Setup of run A:
==> flow/design.v (excerpt) <==
module cordic_pipeline_rtl( clock, reset, ce, angle_in, sin_out, cos_out, valid_out );
parameter integer W = 12;  
parameter FXP_MUL = 1024;  
parameter PIPE_LATENCY = 15;  
input clock, reset, ce;
input signed [W-1:0] angle_in;  
output signed [W-1:0] sin_out, cos_out;
output valid_out;
wire signed [11:0] atan[0:10];  
assign atan[0] = 12'sd804;
assign atan[1] = 12'sd475;
assign atan[2] = 12'sd251;
assign atan[3] = 12'sd127;
assign atan[4] = 12'sd64;
assign atan[5] = 12'sd32;
assign atan[6] = 12'sd16;
assign atan[7] = 12'sd8;
assign atan[8] = 12'sd4;
assign atan[9] = 12'sd2;
assign atan[10] = 12'sd1;
wire signed [W-1:0] sin_tab [0:11];
wire signed [W-1:0] cos_tab [0:11];
wire signed [W-1:0] t_angle_tab [0:11];  
wire signed [W-1:0] angle_tab [0:11];
reg unsigned [4:0] valid_cnt;  
always@(posedge clock)
begin
if ( reset == 1'b0 )
valid_cnt <= PIPE_LATENCY;  
else
if( ( valid_cnt != 0 ) && ( ce == 1'b1 ) )
valid_cnt <= valid_cnt - 1;  
end
assign valid_out = ( valid_cnt == 0 )? 1'b1 : 1'b0;  
assign cos_tab[0] = 1.0 * FXP_MUL;
assign sin_tab[0] = 0;
assign angle_tab[0] = 0;
assign t_angle_tab[0] = angle_in;
  ...
export LEC_CHECK = 0
export CAP_MARGIN = 0
export CORE_MARGIN = 2
export CORE_UTILIZATION = 72
export CTS_CLUSTER_DIAMETER = 34
export SETUP_SLACK_MARGIN = 0.92
export SLEW_MARGIN = 20
export TNS_END_PERCENT = 5
create_clock -name core_clock -period 3.09 [get_ports {clock}]
run.sh (not shown) runs the stock make flow with config.mk's settings and CLKGATE_MAP_FILE=.
FAIL run A @ global routing (5_1_grt): tool exited with error
> inputs changed (run A -> run B)
Settings: removing SETUP_SLACK_MARGIN (formerly 0.92); removing TNS_END_PERCENT (formerly 5); changing CAP_MARGIN from 0 to 20.
## What came out
- Tool error DPL-0038 stopped run B during clock tree synthesis (4_1_cts); no final results.
- Going from run A to run B, height of the chip has remained practically unchanged, final weighted congestion of routability-driven global placement now smaller.
- Port buffer count: run B vs run A identical
- Re number of cells produced by synthesis: no difference whatsoever between run A and run B.
- The placement-stage worst setup slack in run B was higher than what run A gave.
- Of run A and run B, the run reporting the higher estimated wirelength of the detail-placed design was run B.
- Number of distinct library cell variants in the gate-level netlist after synthesis essentially unchanged between run A and run B.
- As far as count of flip-flops with a built-in enable after synthesis goes, run A and run B are indistinguishable; the numbers are identical.
- On cell row count, run A tracks run B almost exactly.
[inputs] run C vs run B
Settings: CTS_CLUSTER_DIAMETER removed (was 34); PLACE_DENSITY newly set to 0.36; CORE_UTILIZATION changed from 72 to 65; ABC_AREA newly set to 1; the clock period (ns, I/O delays scaled along) changed from 3.09 to 2.63.
Results
Run B: aborted in clock tree synthesis (4_1_cts) (tool error)
Run C | ERROR | global routing (5_1_grt)
Summary: with run B as the reference, area after synthesis in run C moved up slightly.
On die area, run B beats run C.
Taking run C as 1.0, run B lands at 0.884 on cell count after synthesis.
In run C relative to run B, area of the placeable core had gone up by more than 10%.
Looking at die span in y across run B and run C, the one that comes out higher is run C.
Where HPWL after detailed placement is concerned, run B is better than run C.

========
cordic_pipeline_rtl again, from the RTL that the note above started with.
clock: 2.55 ns
lec_check: 0
abc_area: 1
cap_margin: 20
core_margin: 2
core_utilization: 72
cts_cluster_diameter: 34
max_routing_layer: met4
slew_margin: 20
The baseline stopped in clock tree synthesis (DPL-0038).
Rerun with:
Settings changed: CTS_CLUSTER_DIAMETER 34 to 365, CTS_CLUSTER_SIZE set to 97, MAX_ROUTING_LAYER met4 to unset, PLACE_DENSITY set to 0.36.
Clock period 2.55 ns to 2.63 ns, I/O delays scaled along.
Effect: The new run ended with an error in global routing. Die area is unchanged. Synthesized cell count stays the same. Synthesized area does not change.
Rerun with:
Settings changed: ABC_AREA 1 to unset, CORE_UTILIZATION 72 to 40, CTS_CLUSTER_DIAMETER 365 to unset, CTS_CLUSTER_SIZE 97 to unset, PLACE_DENSITY 0.36 to unset.
Clock period 2.63 ns to 4.5 ns, I/O delays scaled along.
Effect: Now the flow ran to the end with no violations; die area climbs by 76%; synthesized cell count drops by 12%; area after synthesis drops by 1.1%.
Rerun with:
Settings changed: CORE_UTILIZATION 40 to 70, PLACE_DENSITY set to 0.64, SETUP_SLACK_MARGIN set to 1.13.
What happened:
- The changed run finished with timing, DRC and antenna clean
- critical path depth climbs by 1
- cell count drops by 3.8%
- worst setup slack gets worse by 0.22 ns
- worst hold slack gets better by 0.015 ns
- sequential share of layout area drops by 5.1 points
- clock skew climbs by 0.0031 ns
- die size drops by 42%
- core utilization climbs by 44 points
- routed wire length climbs by 58%
Rerun with:
Settings changed: ABC_AREA set to 1, PLACE_DENSITY 0.64 to 0.35, SETUP_SLACK_MARGIN 1.13 to 1.04.
Clock period 4.5 ns to 3.73 ns, I/O delays scaled along.
The changed run never finished: it broke off in global routing, error GRT-0232.
Synthesized area rose by 1.1%.
Synthesized cell count rose by 13%.
Die size rose by 1.1%.

========
The RTL this note starts from:
==> flow/design.v <==
module cordic_step ( clock, ce, sin_in, cos_in, angle_in, t_angle, atan,
sin_out, cos_out, angle_out, t_angle_out );
parameter integer step = 0;  
parameter integer W = 12;  
input clock, ce;
input signed [W-1:0] sin_in, cos_in, angle_in, t_angle, atan;
output reg signed [W-1:0] sin_out, cos_out, angle_out, t_angle_out;
always @ (posedge clock)
begin
if( ce == 1'b1 )
begin
if(t_angle >= angle_in)
begin
cos_out <= cos_in - (sin_in >>> step);
sin_out <= ((cos_in >>> step) + sin_in);
angle_out <= angle_in + atan;
end
else if (t_angle < angle_in)
begin
cos_out <= cos_in + (sin_in >>> step);
sin_out <= -(cos_in >>> step) + sin_in;
angle_out <= angle_in - atan;
end
t_angle_out <= t_angle;
end  
end
endmodule
module mul_Kn(clock, ce, value_in, value_out, t_angle );
parameter integer W = 12;  
parameter FXP_SHIFT = 10;  
input clock, ce;
input signed[W-1:0] value_in, t_angle;
output reg signed[W-1:0] value_out;
reg signed [2*W-1:0] val, val_0, val_2, val_4, val_5, val_7, val_7_9_d, val_9;  
reg signed [2*W-1:0] val_0_2, val_4_5, val_7_9, val_0_2_4_5, val_0_2_4_5_7_9;  
always @ (posedge clock)
begin
if( ce == 1'b1 )
begin
val = value_in; val_0 <= val; val_2 <= val << 2; val_4 <= val << 4;
val_5 <= val << 5; val_7 <= val << 7; val_9 <= val << 9;
val_0_2 <= val_0 - val_2; val_4_5 <= val_4 - val_5; val_7_9 <= val_7 + val_9;
val_0_2_4_5 <= val_0_2 + val_4_5;
val_7_9_d <= val_7_9;  
val_0_2_4_5_7_9 = val_0_2_4_5 + val_7_9_d;
value_out <= val_0_2_4_5_7_9 >>> FXP_SHIFT;
end
end
endmodule
module cordic_pipeline_rtl( clock, reset, ce, angle_in, sin_out, cos_out, valid_out );
parameter integer W = 12;  
parameter FXP_MUL = 1024;  
parameter PIPE_LATENCY = 15;  
input clock, reset, ce;
input signed [W-1:0] angle_in;  
output signed [W-1:0] sin_out, cos_out;
output valid_out;
wire signed [11:0] atan[0:10];  
assign atan[0] = 12'sd804;
assign atan[1] = 12'sd475;
assign atan[2] = 12'sd251;
assign atan[3] = 12'sd127;
assign atan[4] = 12'sd64;
assign atan[5] = 12'sd32;
assign atan[6] = 12'sd16;
assign atan[7] = 12'sd8;
assign atan[8] = 12'sd4;
assign atan[9] = 12'sd2;
assign atan[10] = 12'sd1;
wire signed [W-1:0] sin_tab [0:11];
wire signed [W-1:0] cos_tab [0:11];
wire signed [W-1:0] t_angle_tab [0:11];  
wire signed [W-1:0] angle_tab [0:11];
reg unsigned [4:0] valid_cnt;  
always@(posedge clock)
begin
if ( reset == 1'b0 )
valid_cnt <= PIPE_LATENCY;  
else
if( ( valid_cnt != 0 ) && ( ce == 1'b1 ) )
valid_cnt <= valid_cnt - 1;  
end
assign valid_out = ( valid_cnt == 0 )? 1'b1 : 1'b0;  
assign cos_tab[0] = 1.0 * FXP_MUL;
assign sin_tab[0] = 0;
assign angle_tab[0] = 0;
assign t_angle_tab[0] = angle_in;
cordic_step #(0) cordic_step_0 ( clock, ce, sin_tab[0], cos_tab[0], angle_tab[0], t_angle_tab[0], atan[0],
sin_tab[1], cos_tab[1], angle_tab[1], t_angle_tab[1] );
cordic_step #(1) cordic_step_1 ( clock, ce, sin_tab[1], cos_tab[1], angle_tab[1], t_angle_tab[1], atan[1],
sin_tab[2], cos_tab[2], angle_tab[2], t_angle_tab[2] );
cordic_step #(2) cordic_step_2 ( clock, ce, sin_tab[2], cos_tab[2], angle_tab[2], t_angle_tab[2], atan[2],
sin_tab[3], cos_tab[3], angle_tab[3], t_angle_tab[3] );
cordic_step #(3) cordic_step_3 ( clock, ce, sin_tab[3], cos_tab[3], angle_tab[3], t_angle_tab[3], atan[3],
sin_tab[4], cos_tab[4], angle_tab[4], t_angle_tab[4] );
cordic_step #(4) cordic_step_4 ( clock, ce, sin_tab[4], cos_tab[4], angle_tab[4], t_angle_tab[4], atan[4],
sin_tab[5], cos_tab[5], angle_tab[5], t_angle_tab[5] );
cordic_step #(5) cordic_step_5 ( clock, ce, sin_tab[5], cos_tab[5], angle_tab[5], t_angle_tab[5], atan[5],
sin_tab[6], cos_tab[6], angle_tab[6], t_angle_tab[6] );
cordic_step #(6) cordic_step_6 ( clock, ce, sin_tab[6], cos_tab[6], angle_tab[6], t_angle_tab[6], atan[6],
sin_tab[7], cos_tab[7], angle_tab[7], t_angle_tab[7] );
cordic_step #(7) cordic_step_7 ( clock, ce, sin_tab[7], cos_tab[7], angle_tab[7], t_angle_tab[7], atan[7],
sin_tab[8], cos_tab[8], angle_tab[8], t_angle_tab[8] );
cordic_step #(8) cordic_step_8 ( clock, ce, sin_tab[8], cos_tab[8], angle_tab[8], t_angle_tab[8], atan[8],
sin_tab[9], cos_tab[9], angle_tab[9], t_angle_tab[9] );
cordic_step #(9) cordic_step_9 ( clock, ce, sin_tab[9], cos_tab[9], angle_tab[9], t_angle_tab[9], atan[9],
sin_tab[10], cos_tab[10], angle_tab[10], t_angle_tab[10] );
cordic_step #(10)cordic_step_10( clock, ce, sin_tab[10], cos_tab[10], angle_tab[10], t_angle_tab[10],
atan[10], sin_tab[11], cos_tab[11], angle_tab[11], t_angle_tab[11] );
mul_Kn mul_Kn_sin ( clock, ce, sin_tab[11], sin_out, t_angle_tab[11] );
mul_Kn mul_Kn_cos ( clock, ce, cos_tab[11], cos_out, t_angle_tab[11] );
endmodule
Settings: LEC_CHECK=0, CAP_MARGIN=20, CELL_PAD_IN_SITES_GLOBAL_PLACEMENT=0, CORE_MARGIN=2, CORE_UTILIZATION=72, GPL_TIMING_DRIVEN=1, HOLD_SLACK_MARGIN=0.23, PLACE_DENSITY_LB_ADDON=0.12, SETUP_SLACK_MARGIN=0.61, SLEW_MARGIN=20; clock period 2.37 ns.
The starting point ended with an error in 4_1_cts.
Change:
--- a/flow/config.mk
+++ b/flow/config.mk
@@ -9 +8,0 @@
-export CELL_PAD_IN_SITES_GLOBAL_PLACEMENT = 0
@@ -11,5 +10 @@
-export CORE_UTILIZATION = 72
-export GPL_TIMING_DRIVEN = 1
-export HOLD_SLACK_MARGIN = 0.23
-export PLACE_DENSITY_LB_ADDON = 0.12
-export SETUP_SLACK_MARGIN = 0.61
+export CORE_UTILIZATION = 63
==> flow/constraint.sdc (replaced) <==
create_clock -name core_clock -period 2.04 [get_ports {clock}]
set_input_delay 0.4080 -clock core_clock [delete_from_list [all_inputs] [get_ports {clock}]]
set_output_delay 0.4080 -clock core_clock [all_outputs]
set_load 0.01 [all_outputs]
With this change the flow produced a layout that fails on setup timing.
Synthesized area stays the same.
Die area went up by 14%.
Synthesized cell count is unchanged.
Change:
--- a/flow/config.mk
+++ b/flow/config.mk
@@ -10 +10 @@
-export CORE_UTILIZATION = 63
+export CORE_UTILIZATION = 44
==> flow/constraint.sdc (replaced) <==
create_clock -name core_clock -period 4.26 [get_ports {clock}]
set_input_delay 0.8520 -clock core_clock [delete_from_list [all_inputs] [get_ports {clock}]]
set_output_delay 0.8520 -clock core_clock [all_outputs]
set_load 0.01 [all_outputs]
Now the flow completed without violations.
Routed wire length falls by about 40%.
Non-clock buffer count falls by 881.
Final cell count falls by 12%.
Area after synthesis is unchanged.
Via count falls by 23%.
Change:
--- a/flow/config.mk
+++ b/flow/config.mk
@@ -10 +10,2 @@
-export CORE_UTILIZATION = 44
+export CORE_UTILIZATION = 72
+export SETUP_SLACK_MARGIN = -0.24
==> flow/constraint.sdc (replaced) <==
create_clock -name core_clock -period 4.12 [get_ports {clock}]
set_input_delay 0.8240 -clock core_clock [delete_from_list [all_inputs] [get_ports {clock}]]
set_output_delay 0.8240 -clock core_clock [all_outputs]
set_load 0.01 [all_outputs]
After rerunning: With this change the flow finished but failed the layout checks on setup timing. Clock skew stays flat. Worst hold slack gets better by 10 ps. Non-clock buffer count is higher by 25. Utilization climbs by 31 points. Cell area fell by 1.2%.
Change:
--- a/flow/config.mk
+++ b/flow/config.mk
@@ -10,2 +10 @@
-export CORE_UTILIZATION = 72
-export SETUP_SLACK_MARGIN = -0.24
+export CORE_UTILIZATION = 40
==> flow/constraint.sdc (replaced) <==
create_clock -name core_clock -period 4.26 [get_ports {clock}]
set_input_delay 0.8520 -clock core_clock [delete_from_list [all_inputs] [get_ports {clock}]]
set_output_delay 0.8520 -clock core_clock [all_outputs]
set_load 0.01 [all_outputs]
The new run finished with timing, DRC and antenna clean.
Final area came out higher by 2.1%.
Routed wire length is lower by 14%.
Synthesized area does not change.
Die size increases by 78%.
Clock skew goes up by 28 ps.
Setup slack is better by 300 ps.
Change:
--- a/flow/config.mk
+++ b/flow/config.mk
@@ -10 +10,2 @@
-export CORE_UTILIZATION = 40
+export CORE_UTILIZATION = 66
+export SETUP_SLACK_MARGIN = 0.79
==> flow/constraint.sdc (replaced) <==
create_clock -name core_clock -period 3.13 [get_ports {clock}]
set_input_delay 0.6260 -clock core_clock [delete_from_list [all_inputs] [get_ports {clock}]]
set_output_delay 0.6260 -clock core_clock [all_outputs]
set_load 0.01 [all_outputs]
After rerunning: With this change the flow completed, yet does not pass: setup timing; hold slack is worse by 51 ps; global-route usage climbs by 17 points; final cell count climbs by a few percent.

========
RTL: the design.v shown in full above, as it stands there.
make LEC_CHECK=0 CAP_MARGIN=5 CORE_MARGIN=2 CORE_UTILIZATION=70 CTS_CLUSTER_SIZE=24 SETUP_SLACK_MARGIN=0.32 SLEW_MARGIN=20 finish   # period 1.99 ns
The baseline failed in 4_1_cts.
Next try:
Settings changed: CAP_MARGIN 5 to 20, CORE_UTILIZATION 70 to 66, CTS_CLUSTER_SIZE 24 to unset, SETUP_SLACK_MARGIN 0.32 to 0.85.
Clock period 1.99 ns to 3.31 ns, I/O delays scaled along.
After rerunning: With this change the flow completed, yet does not pass: setup timing; synthesized cell count stays the same; area after synthesis does not change; die size goes up by 6.0%.
Next try:
Settings changed: ABC_AREA set to 1, CORE_UTILIZATION 66 to 70, PLACE_DENSITY set to 0.64, SETUP_SLACK_MARGIN 0.85 to -0.22.
Clock period 3.31 ns to 3.73 ns, I/O delays scaled along.
- The changed run completed, yet does not pass: setup timing
- global-route usage went down by 4.5 points
- setup slack improved by 0.87 ns
- synthesized cell count came out higher by 13%
- wire length fell by 34%
- hold slack gets worse by 0.015 ns
- count of clock-buffer cells in the layout drops by 1
- die area drops by 4.6%
- register-to-register slack gets better by 0.87 ns
Next try:
Settings changed: ABC_AREA 1 to unset, CTS_CLUSTER_SIZE set to 15, PLACE_DENSITY 0.64 to unset, SETUP_SLACK_MARGIN -0.22 to 0.32.
Clock period 3.73 ns to 2.04 ns, I/O delays scaled along.
After rerunning: The changed run ended with an error in 4_1_cts, error DPL-0033; die size decreases by about 1.1%; area after synthesis came out lower by about 1.1%; synthesized cell count goes down by about 12%.
